v27:
Design sig_altmult_add, start of the top module:
module sig_altmult_add
(
	input signed [15:0] dataa, datab, datac, datad,
	input 		clock, aclr,
	output reg 	[32:0] result
);
clock: 5.85 ns
lec_check: 0
cap_margin: 20
core_margin: 2
core_utilization: 72
cts_cluster_size: 47
place_density_lb_addon: 0.01
setup_slack_margin: 1.66
slew_margin: 20
run.sh (not shown) runs the stock make flow with config.mk's settings and CLKGATE_MAP_FILE=.
Complete run, failing final checks: v27, reason setup timing.
The following lists how v31 was set up differently from v27:
Settings: CORE_UTILIZATION: 72 -> 59; PLACE_DENSITY_LB_ADDON: 0.01 -> unset; SETUP_SLACK_MARGIN: 1.66 -> unset; CTS_CLUSTER_SIZE: 47 -> unset; the clock period (ns, I/O delays scaled along): 5.85 -> 4.77.
Findings:
STATUS run=v31 STAGES=ALL_DONE FINAL_CHECKS=FAILED CAUSE=setup timing
[v31] count of buffer and inverter cells on the critical path fell 1 relative to v27
Cmp v31 vs v27: die area higher in v31
Going from v27 to v31, post-layout worst setup margin decreased by 0.83 ns relative to the old numbers; number of core rows increased by 12% relative to the old numbers; via count normalized by instance count decreased by 15% relative to the old numbers.
v31 can be clocked faster than v27.
Changes observed in v31 relative to v27: hold slack -0.019 ns, post-layout minimum cycle time dropped 0.25 ns.
Edits applied to the flow inputs when going from v31 to v20:
Settings: CORE_UTILIZATION now 40, was 59; the clock period (ns, I/O delays scaled along) now 7.0, was 4.77.
==> comparison <==
v20 ended with every stage complete and zero timing, DRC or antenna violations.
v31 -> v20: clock latency at the later pin of the worst-skew pair flat
Looking at overall via count from detail_route across both flows, v20 is the stronger of the two, with v31 trailing.
Changes in v11 relative to v20:
Settings: CTS_CLUSTER_SIZE now 100, previously not set; HOLD_SLACK_MARGIN now -0.08, previously not set; CORE_ASPECT_RATIO now 1.74, previously not set; CTS_CLUSTER_DIAMETER now 140, previously not set; CORE_UTILIZATION now 45, was 40.
==> results <==
- Cell count came out lower on v11 than on v20.
- Changes observed in v11 relative to v20: total placed instance area lower, critical path depth saw an increase.
- Cmp v11 vs v20: post-layout minimum cycle time lower in v11
- v11 vs v20 — worst setup timing slack at the placement stage dropped 0.0067 ns.
- v11 -> v20: area of all placed cells without fillers flat
The inputs of v3 differ from those of v11 as listed below.
Settings: ABC_AREA: unset -> 1; CTS_CLUSTER_DIAMETER: 140 -> 259; TNS_END_PERCENT: unset -> 25.
### Flow results
Changes observed in v3 relative to v11: number of buffer and inverter stages on the critical path lower; xor and xnor fraction of the mapped netlist area lower; worst hold slack lower.
--- input diff v3..v34 ---
Settings: CTS_CLUSTER_DIAMETER: 259 -> 140; TNS_END_PERCENT: 25 -> 35; CORE_ASPECT_RATIO: 1.74 -> 0.95; HOLD_SLACK_MARGIN: -0.08 -> 0.16; ABC_AREA: 1 -> unset.
Notes after the runs:
Compared to v3, v34 has final cell count 23% lower.
Max sequential fraction of total cell area across v3 and v34: v34
Final design utilization up 0.43 points in v34 wrt v3
[compare] base=v3 new=v34: global-route usage -4.3 points, post-place setup slack has decreased.
Re placement-stage cell area: v3 was higher than v34.

Starting RTL as in the previous note.
make LEC_CHECK=0 ABC_AREA=1 CAP_MARGIN=10 CELL_PAD_IN_SITES_DETAIL_PLACEMENT=0 CORE_MARGIN=2 CORE_UTILIZATION=72 CTS_CLUSTER_DIAMETER=79 CTS_CLUSTER_SIZE=46 GPL_ROUTABILITY_DRIVEN=1 MAX_ROUTING_LAYER=met5 MIN_ROUTING_LAYER=met1 PLACE_DENSITY=0.82 SETUP_SLACK_MARGIN=0.72 SLEW_MARGIN=20 finish   # period 5.35 ns
The first run aborted during 5_1_grt.
Edit:
--- a/flow/config.mk
+++ b/flow/config.mk
@@ -7,3 +7,2 @@
 export LEC_CHECK = 0
-export ABC_AREA = 1
 export CAP_MARGIN = 10
@@ -15,2 +14,3 @@
 export GPL_ROUTABILITY_DRIVEN = 1
+export HOLD_SLACK_MARGIN = 0.29
 export MAX_ROUTING_LAYER = met5
@@ -18,3 +18,3 @@
 export PLACE_DENSITY = 0.82
-export SETUP_SLACK_MARGIN = 0.72
+export SETUP_SLACK_MARGIN = 1.91
 export SLEW_MARGIN = 20
==> flow/constraint.sdc (replaced) <==
create_clock -name core_clock -period 7.35 [get_ports {clock}]
set_input_delay 1.4700 -clock core_clock [delete_from_list [all_inputs] [get_ports {clock}]]
set_output_delay 1.4700 -clock core_clock [all_outputs]
set_load 0.01 [all_outputs]
Outcome:
- This time the run produced a clean layout
- die size goes down by roughly a tenth
- synthesized area fell by roughly a tenth
- synthesized cell count is lower by a quarter to a third
Edit:
==> flow/config.mk (replaced) <==
export PLATFORM = sky130hd
export DESIGN_NAME = sig_altmult_add
export DESIGN_NICKNAME = sig_altmult_add
export VERILOG_FILES = /design/flow/design.v
export SDC_FILE = /design/flow/constraint.sdc
export NUM_CORES = 4
export LEC_CHECK = 0
export CAP_MARGIN = 20
export CORE_MARGIN = 2
export CORE_UTILIZATION = 40
export SLEW_MARGIN = 20
==> flow/constraint.sdc (replaced) <==
create_clock -name core_clock -period 6.78 [get_ports {clock}]
set_input_delay 1.3560 -clock core_clock [delete_from_list [all_inputs] [get_ports {clock}]]
set_output_delay 1.3560 -clock core_clock [all_outputs]
set_load 0.01 [all_outputs]
Core utilization came out lower by 43 points. Global-route usage goes down by 17 points. Fmax drops by a few percent.
Edit:
--- a/flow/config.mk
+++ b/flow/config.mk
@@ -7,5 +7,8 @@
 export LEC_CHECK = 0
+export ABC_AREA = 1
 export CAP_MARGIN = 20
 export CORE_MARGIN = 2
-export CORE_UTILIZATION = 40
+export CORE_UTILIZATION = 72
+export CTS_CLUSTER_DIAMETER = 371
+export CTS_CLUSTER_SIZE = 98
 export SLEW_MARGIN = 20
==> flow/constraint.sdc (replaced) <==
create_clock -name core_clock -period 7.29 [get_ports {clock}]
set_input_delay 1.4580 -clock core_clock [delete_from_list [all_inputs] [get_ports {clock}]]
set_output_delay 1.4580 -clock core_clock [all_outputs]
set_load 0.01 [all_outputs]
Outcome: The changed run went through all stages and came out clean. Cell area rises by about 7%. Routed wire length rises by about 30%. Fmax rises by about 6%. Setup slack gets better by 0.90 ns. Core utilization rises by 33 points. Worst hold slack gets worse by 0.011 ns. Area after synthesis rises by about 10%.
